build 59:
Design buck_converter_top, start of the top module:
module buck_converter_top #(
    parameter CLK_FREQ = 100_000_000,
    parameter PWM_FREQ = 100_000,
    parameter V_REF = 12'd2048,
    parameter KP = 16'd100,
    parameter KI = 16'd10,
    parameter KD = 16'd5
)(
    input wire clk,
    input wire rst_n,
    input wire [11:0] adc_data,
    input wire adc_valid,
    output wire pwm_out,
    output wire [11:0] voltage_monitor,
    output wire [9:0] duty_cycle_monitor
);
clock: 1.65 ns
lec_check: 0
abc_area: 1
cap_margin: 20
cell_pad_in_sites_detail_placement: 0
cell_pad_in_sites_global_placement: 1
core_margin: 2
core_utilization: 55
cts_cluster_diameter: 56
gpl_routability_driven: 1
gpl_timing_driven: 1
max_routing_layer: met5
place_density_lb_addon: 0.16
setup_slack_margin: -0.08
slew_margin: 25
run.sh (not shown) runs the stock make flow with config.mk's settings and CLKGATE_MAP_FILE=.
Build 59 finished all stages; layout check result: FAIL, due to setup timing.
Input-level comparison between build 38 and build 59:
==> flow/config.mk <==
export PLATFORM = sky130hd
export DESIGN_NAME = buck_converter_top
export DESIGN_NICKNAME = buck_converter_top
export VERILOG_FILES = /design/flow/design.v
export SDC_FILE = /design/flow/constraint.sdc
export NUM_CORES = 4
export LEC_CHECK = 0
export CAP_MARGIN = 20
export CELL_PAD_IN_SITES_DETAIL_PLACEMENT = 0
export CELL_PAD_IN_SITES_GLOBAL_PLACEMENT = 0
export CORE_MARGIN = 3
export CORE_UTILIZATION = 72
export CTS_CLUSTER_DIAMETER = 56
export GPL_ROUTABILITY_DRIVEN = 1
export GPL_TIMING_DRIVEN = 1
export MAX_ROUTING_LAYER = met5
export PLACE_DENSITY_LB_ADDON = 0.03
export SETUP_SLACK_MARGIN = 0.25
export SLEW_MARGIN = 25
==> flow/constraint.sdc <==
create_clock -name core_clock -period 4.29 [get_ports {clk}]
set_input_delay 0.8580 -clock core_clock [delete_from_list [all_inputs] [get_ports {clk}]]
set_output_delay 0.8580 -clock core_clock [all_outputs]
set_load 0.01 [all_outputs]
Build 38 against build 59: maximum frequency went down, count of instances resized after the clock tree is built went down, total routed wirelength went down, post-layout period usage of the worst path went down, all-layer global routing usage went down.
Compared with build 59, in build 38 minimum clock period has increased; area growth from synthesis to layout has decreased.
Ran to the end and failed final checks on setup timing: build 38.
For build 6, these inputs were changed with respect to build 38:
diff --git a/flow/config.mk b/flow/config.mk
--- a/flow/config.mk
+++ b/flow/config.mk
@@ -9,11 +9,10 @@
 export CELL_PAD_IN_SITES_DETAIL_PLACEMENT = 0
 export CELL_PAD_IN_SITES_GLOBAL_PLACEMENT = 0
-export CORE_MARGIN = 3
-export CORE_UTILIZATION = 72
+export CORE_MARGIN = 10
+export CORE_UTILIZATION = 33
 export CTS_CLUSTER_DIAMETER = 56
 export GPL_ROUTABILITY_DRIVEN = 1
 export GPL_TIMING_DRIVEN = 1
 export MAX_ROUTING_LAYER = met5
-export PLACE_DENSITY_LB_ADDON = 0.03
 export SETUP_SLACK_MARGIN = 0.25
-export SLEW_MARGIN = 25
+export SLEW_MARGIN = 40
==> flow/constraint.sdc <==
create_clock -name core_clock -period 2.94 [get_ports {clk}]
set_input_delay 0.5880 -clock core_clock [delete_from_list [all_inputs] [get_ports {clk}]]
set_output_delay 0.5880 -clock core_clock [all_outputs]
set_load 0.01 [all_outputs]
--- outcome ---
In build 6 the implementation ran to completion but is not tape-out ready, as the final checks report setup timing. From build 38 to build 6 the numbers moved as follows: largest stage delay on the critical path saw a decrease.
Modified inputs, build 62 compared to build 6
diff --git a/flow/config.mk b/flow/config.mk
--- a/flow/config.mk
+++ b/flow/config.mk
@@ -9,10 +9,10 @@
 export CELL_PAD_IN_SITES_DETAIL_PLACEMENT = 0
 export CELL_PAD_IN_SITES_GLOBAL_PLACEMENT = 0
-export CORE_MARGIN = 10
-export CORE_UTILIZATION = 33
+export CORE_MARGIN = 2
+export CORE_UTILIZATION = 72
 export CTS_CLUSTER_DIAMETER = 56
 export GPL_ROUTABILITY_DRIVEN = 1
 export GPL_TIMING_DRIVEN = 1
 export MAX_ROUTING_LAYER = met5
-export SETUP_SLACK_MARGIN = 0.25
-export SLEW_MARGIN = 40
+export PLACE_DENSITY = 0.67
+export SLEW_MARGIN = 25
==> flow/constraint.sdc <==
create_clock -name core_clock -period 3.6 [get_ports {clk}]
set_input_delay 0.7200 -clock core_clock [delete_from_list [all_inputs] [get_ports {clk}]]
set_output_delay 0.7200 -clock core_clock [all_outputs]
set_load 0.01 [all_outputs]
==> results <==
Build 62 never completed; the flow aborted with a tool error in 5_1_grt.
Of build 62 and build 6, build 62 shows the lower post-CTS setup buffer count, with build 6 above it.
When build 62 is set beside build 6, its initial standard-cell utilization of the core turns out to be 39 points larger.
Build 62 vs build 6: number of instances resized during post-cts repair down
Height of the die (higher): build 6
Floorplan check, build 62 vs build 6: die outline smaller in build 62
Synthesized area: build 62 vs build 6 identical
Build 62 -> build 6: TritonCTS buffer count delta 0, exact match
